==> indigo: inputs <==
==> flow/design.v (excerpt) <==
module serial
    (  
      input  clk  
    , input  reset  
    , input  enable  
    , input  can_send
    , input [7:0] data_in
    , input  in_stb
    , output wire [7:0] data_out
    , output wire  out_stb
    );
==> flow/config.mk <==
export PLATFORM = sky130hd
export DESIGN_NAME = serial
export DESIGN_NICKNAME = serial
export VERILOG_FILES = /design/flow/design.v
export SDC_FILE = /design/flow/constraint.sdc
export NUM_CORES = 4
export LEC_CHECK = 0
export CAP_MARGIN = 20
export CELL_PAD_IN_SITES_GLOBAL_PLACEMENT = 1
export CORE_ASPECT_RATIO = 1.41
export CORE_MARGIN = 2
export CORE_UTILIZATION = 63
export CTS_CLUSTER_DIAMETER = 97
export GPL_ROUTABILITY_DRIVEN = 1
export GPL_TIMING_DRIVEN = 1
export MAX_ROUTING_LAYER = met4
export SLEW_MARGIN = 20
export TNS_END_PERCENT = 85
==> flow/constraint.sdc <==
create_clock -name core_clock -period 11.2 [get_ports {clk}]
set_input_delay 2.2400 -clock core_clock [delete_from_list [all_inputs] [get_ports {clk}]]
set_output_delay 2.2400 -clock core_clock [all_outputs]
set_load 0.01 [all_outputs]
run.sh (not shown) runs the stock make flow with config.mk's settings and CLKGATE_MAP_FILE=.
==> delta (differences from indigo) <==
Settings changed: CELL_PAD_IN_SITES_GLOBAL_PLACEMENT 1 to not set, CORE_ASPECT_RATIO 1.41 to not set, CORE_UTILIZATION 63 to 72, CTS_CLUSTER_DIAMETER 97 to not set, CTS_CLUSTER_SIZE set to 50, GPL_ROUTABILITY_DRIVEN 1 to not set, GPL_TIMING_DRIVEN 1 to not set, HOLD_SLACK_MARGIN set to -0.1, MAX_ROUTING_LAYER met4 to not set, PLACE_DENSITY set to 0.35, TNS_END_PERCENT 85 to not set.
==> flow/constraint.sdc (replaced) <==
create_clock -name core_clock -period 5.02 [get_ports {clk}]
set_input_delay 1.0040 -clock core_clock [delete_from_list [all_inputs] [get_ports {clk}]]
set_output_delay 1.0040 -clock core_clock [all_outputs]
set_load 0.01 [all_outputs]
==> umber (differences from indigo) <==
Settings changed: CELL_PAD_IN_SITES_GLOBAL_PLACEMENT 1 to 0, CORE_UTILIZATION 63 to 72, CTS_CLUSTER_DIAMETER 97 to 57, HOLD_SLACK_MARGIN set to -0.08, PLACE_DENSITY_LB_ADDON set to 0.01, SETUP_SLACK_MARGIN set to 1.91.
==> flow/constraint.sdc (replaced) <==
create_clock -name core_clock -period 6.66 [get_ports {clk}]
set_input_delay 1.3320 -clock core_clock [delete_from_list [all_inputs] [get_ports {clk}]]
set_output_delay 1.3320 -clock core_clock [all_outputs]
set_load 0.01 [all_outputs]
==> fjord (differences from indigo) <==
Settings changed: CELL_PAD_IN_SITES_GLOBAL_PLACEMENT 1 to not set, CORE_ASPECT_RATIO 1.41 to not set, CORE_UTILIZATION 63 to 35, CTS_CLUSTER_DIAMETER 97 to not set, GPL_ROUTABILITY_DRIVEN 1 to not set, GPL_TIMING_DRIVEN 1 to not set, MAX_ROUTING_LAYER met4 to not set, TNS_END_PERCENT 85 to not set.
==> flow/constraint.sdc (replaced) <==
create_clock -name core_clock -period 12.2 [get_ports {clk}]
set_input_delay 2.4400 -clock core_clock [delete_from_list [all_inputs] [get_ports {clk}]]
set_output_delay 2.4400 -clock core_clock [all_outputs]
set_load 0.01 [all_outputs]
==> summary of the runs <==
Clock power, highest first: delta, umber, fjord, indigo. Total power: fjord is smaller than delta (about 60%). Between umber and fjord, the lower cell area is in fjord (gap 7.1%, measured against fjord). The combinational power of delta is 2.8 times that of indigo. Via count, lowest first: indigo, fjord, umber, delta. fjord produced a clean layout. indigo finished with timing, DRC and antenna clean. delta finished with setup timing left. umber passed the timing, DRC and antenna checks.
==> figures <==
Critical path startpoint: indigo maybeToBoola_c_ds_app_arg_2[4]$_DFFE_PP0P_; umber maybeToBoola_c_ds_app_arg_0[4]$_DFFE_PP0P_; fjord maybeToBoola_c_ds_app_arg_2[4]$_DFFE_PP0P_; delta maybeToBoola_c_ds_app_arg_0[6]$_DFFE_PP0P_
Top layer reached by signal wires: indigo met4; umber met4; fjord met4; delta met5
Vertical die size: indigo 237 um; umber 221 um; fjord 267 um; delta 187 um
Power drawn by the sequential cells: indigo 1.31 mW; umber 2.14 mW; fjord 1.22 mW; delta 2.85 mW
Multi-input logic portion of the cell area: indigo 57.4%; umber 55.3%; fjord 56.1%; delta 54.5%
Total number of placement rows: indigo 85; umber 79; fjord 96; delta 67
First-pass GRT wire length: indigo 110000 um; umber 121000 um; fjord 111000 um; delta 118000 um
Outcome: indigo no timing/DRC/antenna violations; umber no timing/DRC/antenna violations; fjord no timing/DRC/antenna violations; delta complete, but fails checks
Reasons for failing layout checks: indigo -; umber -; fjord -; delta setup timing
Worst setup path end: indigo data_out[6]; umber maybeToBoola_c_ds_app_arg_1[25]$_DFFE_PP0P_; fjord data_out[1]; delta maybeToBoola_c_ds_app_arg_1[34]$_DFFE_PP0P_
Detailed-routed wire length on met3: indigo 3340 um; umber 7920 um; fjord 4240 um; delta 9260 um
Pwr Total: indigo 3.47 mW; umber 6.72 mW; fjord 3.31 mW; delta 8.50 mW


==> inputs of 11-22 <==
Starting RTL as in the previous note.
Design serial, start of the top module:
module serial
    (  
      input  clk  
    , input  reset  
    , input  enable  
    , input  can_send
    , input [7:0] data_in
    , input  in_stb
    , output wire [7:0] data_out
    , output wire  out_stb
    );
Settings: LEC_CHECK=0, ABC_AREA=1, CAP_MARGIN=40, CELL_PAD_IN_SITES_DETAIL_PLACEMENT=1, CELL_PAD_IN_SITES_GLOBAL_PLACEMENT=3, CORE_ASPECT_RATIO=0.71, CORE_MARGIN=2, CORE_UTILIZATION=46, CTS_CLUSTER_DIAMETER=62, GPL_ROUTABILITY_DRIVEN=1, HOLD_SLACK_MARGIN=0.29, MAX_ROUTING_LAYER=met5, SETUP_SLACK_MARGIN=0.97, SLEW_MARGIN=20, TNS_END_PERCENT=35; clock period 12.0 ns.
==> 10-12 (differences from 11-22) <==
ABC_AREA = not set   (was 1)
CAP_MARGIN = 20   (was 40)
CELL_PAD_IN_SITES_DETAIL_PLACEMENT = not set   (was 1)
CELL_PAD_IN_SITES_GLOBAL_PLACEMENT = not set   (was 3)
CORE_ASPECT_RATIO = not set   (was 0.71)
CORE_UTILIZATION = 65   (was 46)
CTS_CLUSTER_DIAMETER = not set   (was 62)
GPL_ROUTABILITY_DRIVEN = not set   (was 1)
HOLD_SLACK_MARGIN = not set   (was 0.29)
MAX_ROUTING_LAYER = not set   (was met5)
SETUP_SLACK_MARGIN = not set   (was 0.97)
TNS_END_PERCENT = not set   (was 35)
==> flow/constraint.sdc (replaced) <==
create_clock -name core_clock -period 7.85 [get_ports {clk}]
set_input_delay 1.5700 -clock core_clock [delete_from_list [all_inputs] [get_ports {clk}]]
set_output_delay 1.5700 -clock core_clock [all_outputs]
set_load 0.01 [all_outputs]
==> 09-10 (differences from 11-22) <==
ABC_AREA = not set   (was 1)
CAP_MARGIN = 20   (was 40)
CELL_PAD_IN_SITES_DETAIL_PLACEMENT = not set   (was 1)
CELL_PAD_IN_SITES_GLOBAL_PLACEMENT = 0   (was 3)
CORE_ASPECT_RATIO = 1.41   (was 0.71)
CORE_UTILIZATION = 72   (was 46)
CTS_CLUSTER_DIAMETER = not set   (was 62)
GPL_TIMING_DRIVEN = 1   (was not set)
HOLD_SLACK_MARGIN = not set   (was 0.29)
MAX_ROUTING_LAYER = met4   (was met5)
PLACE_DENSITY_LB_ADDON = 0.0   (was not set)
SETUP_SLACK_MARGIN = 1.95   (was 0.97)
TNS_END_PERCENT = 85   (was 35)
==> flow/constraint.sdc (replaced) <==
create_clock -name core_clock -period 6.82 [get_ports {clk}]
set_input_delay 1.3640 -clock core_clock [delete_from_list [all_inputs] [get_ports {clk}]]
set_output_delay 1.3640 -clock core_clock [all_outputs]
set_load 0.01 [all_outputs]
==> qor summary <==
| quantity | 11-22 | 10-12 | 09-10 |
|---|---|---|---|
| Synthesized chip area reported by yosys | 25900 um^2 | 24200 um^2 | 24200 um^2 |
| GRT Residual Overflow | - | 0 | 0 |
| Simple-Gate Fraction of Synth Area | 26.5% | 16.5% | 16.5% |
| Run status | stopped before the end | complete, no violations | complete, no violations |
| Stage where the flow stopped | global placement without I/O | - | - |
| Register-to-Register Path Depth | - | 20 | 21 |
| Dominant power group | - | registers | combinational cells |
| Library cell used as clock root buffer | - | clkbuf_16 | clkbuf_16 |
| Half-perimeter wire length of the detailed placement result | - | 47700 um | 50900 um |
| Critical path class | - | reg -> reg | reg -> reg |
| Combinational cell area excluding buffers and inverters | - | 14600 um^2 | 15600 um^2 |
| Multi-input logic portion of the cell area | - | 57.2% | 55.9% |
| Tool warnings | - | 52 | 57 |
| Synthesized-area fraction occupied by xor and xnor cells | 0.811% | 1.52% | 1.52% |
| Final #Nets | - | 2947 | 3081 |
| Part of the total power dissipated in the clock network | - | 32.7% | 28.6% |
| Sum of routed wire length over all layers | - | 67400 um | 83900 um |
| M1 wire length | - | 25400 um | 25600 um |
| Worst reg-to-reg setup slack | - | 1180 ps | 730 ps |
| Maximum Capacitance Violations | - | 0 | 0 |
| CP Buf/Inv Count | - | 5 | 5 |
Power and IR drop assume default switching activity.
